==> nickel: inputs <==
==> flow/design.v <==
`timescale 1ns/1ps
module processor(a,b,instruction,clk,rst,y);
    input [31:0] a,b;
    input [31:0] instruction;
    input clk, rst;
    wire [31:0] rs1, rs2;
    output [31:0] y;
    wire [31:0] rd;
    wire [4:0] rs1_address, rs2_address, rd_address;
    wire [6:0] opcode, p;
    wire [2:0] func;
    wire [3:0] cs;
    instruction_decoder id(instruction,opcode,clk,p,func,rs1_address,rs2_address,rd_address);
    register_bank rg(a,b,rs1_address,rs2_address,rd_address,rd,rs1,rs2,rst,clk);
    controller cn(p,func,cs);
    alu ar(rs1,rs2,cs,rd,y);
endmodule
`timescale 1ns/1ps
module instruction_decoder(instruction,opcode,clk,p,func,rs1_address,rs2_address,rd_address);
    input [31:0] instruction;
    input clk;
    output reg [6:0] opcode, p;
    output reg [2:0] func;
    output reg [4:0] rs1_address, rs2_address, rd_address;
    always@(instruction) begin
        opcode = instruction[6:0];
        p = instruction[31:25];
        func = instruction[14:12];
        rs1_address = instruction[19:15];
        rs2_address = instruction[24:20];
        rd_address = instruction[11:7];
    end
endmodule
`timescale 1ns/1ps
module register_bank (a,b,rs1_address,rs2_address,rd_address,rd,rs1,rs2,rst,clk);
    input [31:0] a,b,rd;
    input [4:0] rs1_address,rs2_address,rd_address;
    input rst,clk;
    output reg [31:0] rs1,rs2;
    always@(posedge clk) begin
        if(rst==0) begin
            rs1 <= (rs1_address==rs2_address) ? b : a;
            rs2 <= b;
        end
    end
endmodule
`timescale 1ns/1ps
module controller(p,func,cs);
    input [2:0] func;
    input [6:0] p;
    output reg [3:0] cs;
    always@(func,p) begin
        cs = {p[5],func};
    end
endmodule
`timescale 1ns/1ps
module alu(rs1,rs2,cs,rd,y);
    input [3:0] cs;
    output reg [31:0] y;
    input [31:0] rs1, rs2;
    output reg [31:0] rd;
    wire signed [31:0] sA = rs1;
    wire signed [31:0] sB = rs2;
    parameter
      ADD = 4'b0000,
      SUB = 4'b1000,
      SLL = 4'b0001,
      SLT = 4'b0010,
      SLTU = 4'b0011,
      XOR = 4'b0100,
      SRL = 4'b0101,
      SRA = 4'b1101,
      OR = 4'b0110,
      AND = 4'b0111;
    always@(cs,rs1,rs2) begin
    case(cs)
        ADD: begin
            rd = rs1+rs2;
            y=rd;
        end
        SUB: begin
            rd = rs1-rs2;
            y=rd;
        end
        SLL:begin
            rd = rs1 << rs2[4:0];
            y=rd;
        end
        SLT: begin
            rd = {31'd0,(sA < sB)};
            y=rd;
        end
        SLTU: begin
            rd = {31'd0,(rs1 < rs2)};
            y=rd;
        end
        XOR: begin
            rd = rs1 ^ rs2;
            y=rd;
        end
        SRL: begin
            rd = rs1 >> rs2[4:0];
            y=rd;
        end
        SRA: begin
            rd = sA >>> rs2[4:0];
            y=rd;
        end
        OR: begin
            rd = rs1 | rs2;
            y=rd;
        end
        AND: begin
            rd = rs1 & rs2;
            y=rd;
        end
        default: begin
            rd = 0; y=rd;
        end
    endcase
    end
endmodule
==> flow/run.sh <==
#!/bin/bash
# the make line also repeats each setting of config.mk as NAME=value (left out here)
make -C /OpenROAD-flow-scripts/flow DESIGN_CONFIG=/design/flow/config.mk WORK_HOME=/design/flow/orfs CLKGATE_MAP_FILE= finish
==> flow/config.mk <==
export PLATFORM = sky130hd
export DESIGN_NAME = processor
export DESIGN_NICKNAME = processor
export VERILOG_FILES = /design/flow/design.v
export SDC_FILE = /design/flow/constraint.sdc
export NUM_CORES = 4
export LEC_CHECK = 0
export ABC_AREA = 1
export CAP_MARGIN = 5
export CORE_ASPECT_RATIO = 0.97
export CORE_MARGIN = 9
export CORE_UTILIZATION = 52
export CTS_CLUSTER_DIAMETER = 361
export CTS_CLUSTER_SIZE = 72
export GPL_ROUTABILITY_DRIVEN = 0
export GPL_TIMING_DRIVEN = 0
export HOLD_SLACK_MARGIN = 0.13
export MAX_ROUTING_LAYER = met4
export MIN_ROUTING_LAYER = met2
export PLACE_DENSITY_LB_ADDON = 0.27
export SLEW_MARGIN = 35
export TNS_END_PERCENT = 25
==> flow/constraint.sdc <==
create_clock -name core_clock -period 8.62 [get_ports {clk}]
set_input_delay 1.7240 -clock core_clock [delete_from_list [all_inputs] [get_ports {clk}]]
set_output_delay 1.7240 -clock core_clock [all_outputs]
set_load 0.01 [all_outputs]
==> sierra (differences from nickel) <==
- ABC_AREA: 1 -> not set
- CAP_MARGIN: 5 -> 20
- CORE_ASPECT_RATIO: 0.97 -> not set
- CORE_MARGIN: 9 -> 2
- CORE_UTILIZATION: 52 -> 55
- CTS_CLUSTER_DIAMETER: 361 -> 41
- CTS_CLUSTER_SIZE: 72 -> not set
- GPL_ROUTABILITY_DRIVEN: 0 -> not set
- GPL_TIMING_DRIVEN: 0 -> not set
- HOLD_SLACK_MARGIN: 0.13 -> not set
- MAX_ROUTING_LAYER: met4 -> not set
- MIN_ROUTING_LAYER: met2 -> not set
- PLACE_DENSITY_LB_ADDON: 0.27 -> not set
- SETUP_SLACK_MARGIN: not set -> 0.74
- SLEW_MARGIN: 35 -> 20
- TNS_END_PERCENT: 25 -> 5
==> flow/constraint.sdc (replaced) <==
create_clock -name core_clock -period 4.47 [get_ports {clk}]
set_input_delay 0.8940 -clock core_clock [delete_from_list [all_inputs] [get_ports {clk}]]
set_output_delay 0.8940 -clock core_clock [all_outputs]
set_load 0.01 [all_outputs]
==> run summary <==
Outcome - failed layout checks
Violated checks - setup timing
Complex Gates by Area - 28.3%
HPWL after DPL - 35.9 mm
Synthesized instance count - 1392
Initial Util - 56.3%
Die Y-Extent - 145 um
Adder Area Share - 11.5%
Final setup margin - -0.0735 ns
Placed Instances - 1877
Post-Syn Nets - 1590
Die W - 145 um
Final setup viols - 7
Post-synth seq share - 17.5%
(the above is from sierra)
==> run summary <==
Complex Gates by Area - 10.6%
Die W - 175 um
Failed at - global routing
Outcome - aborted with a tool error
Die Y-Extent - 170 um
Synthesized instance count - 2187
Initial Util - 53.1%
Post-synth seq share - 15.5%
Err - [ERROR GRT-0116] Global routing finished with congestion. Check the congestion regions in the DRC Viewer.
(the above is from nickel)
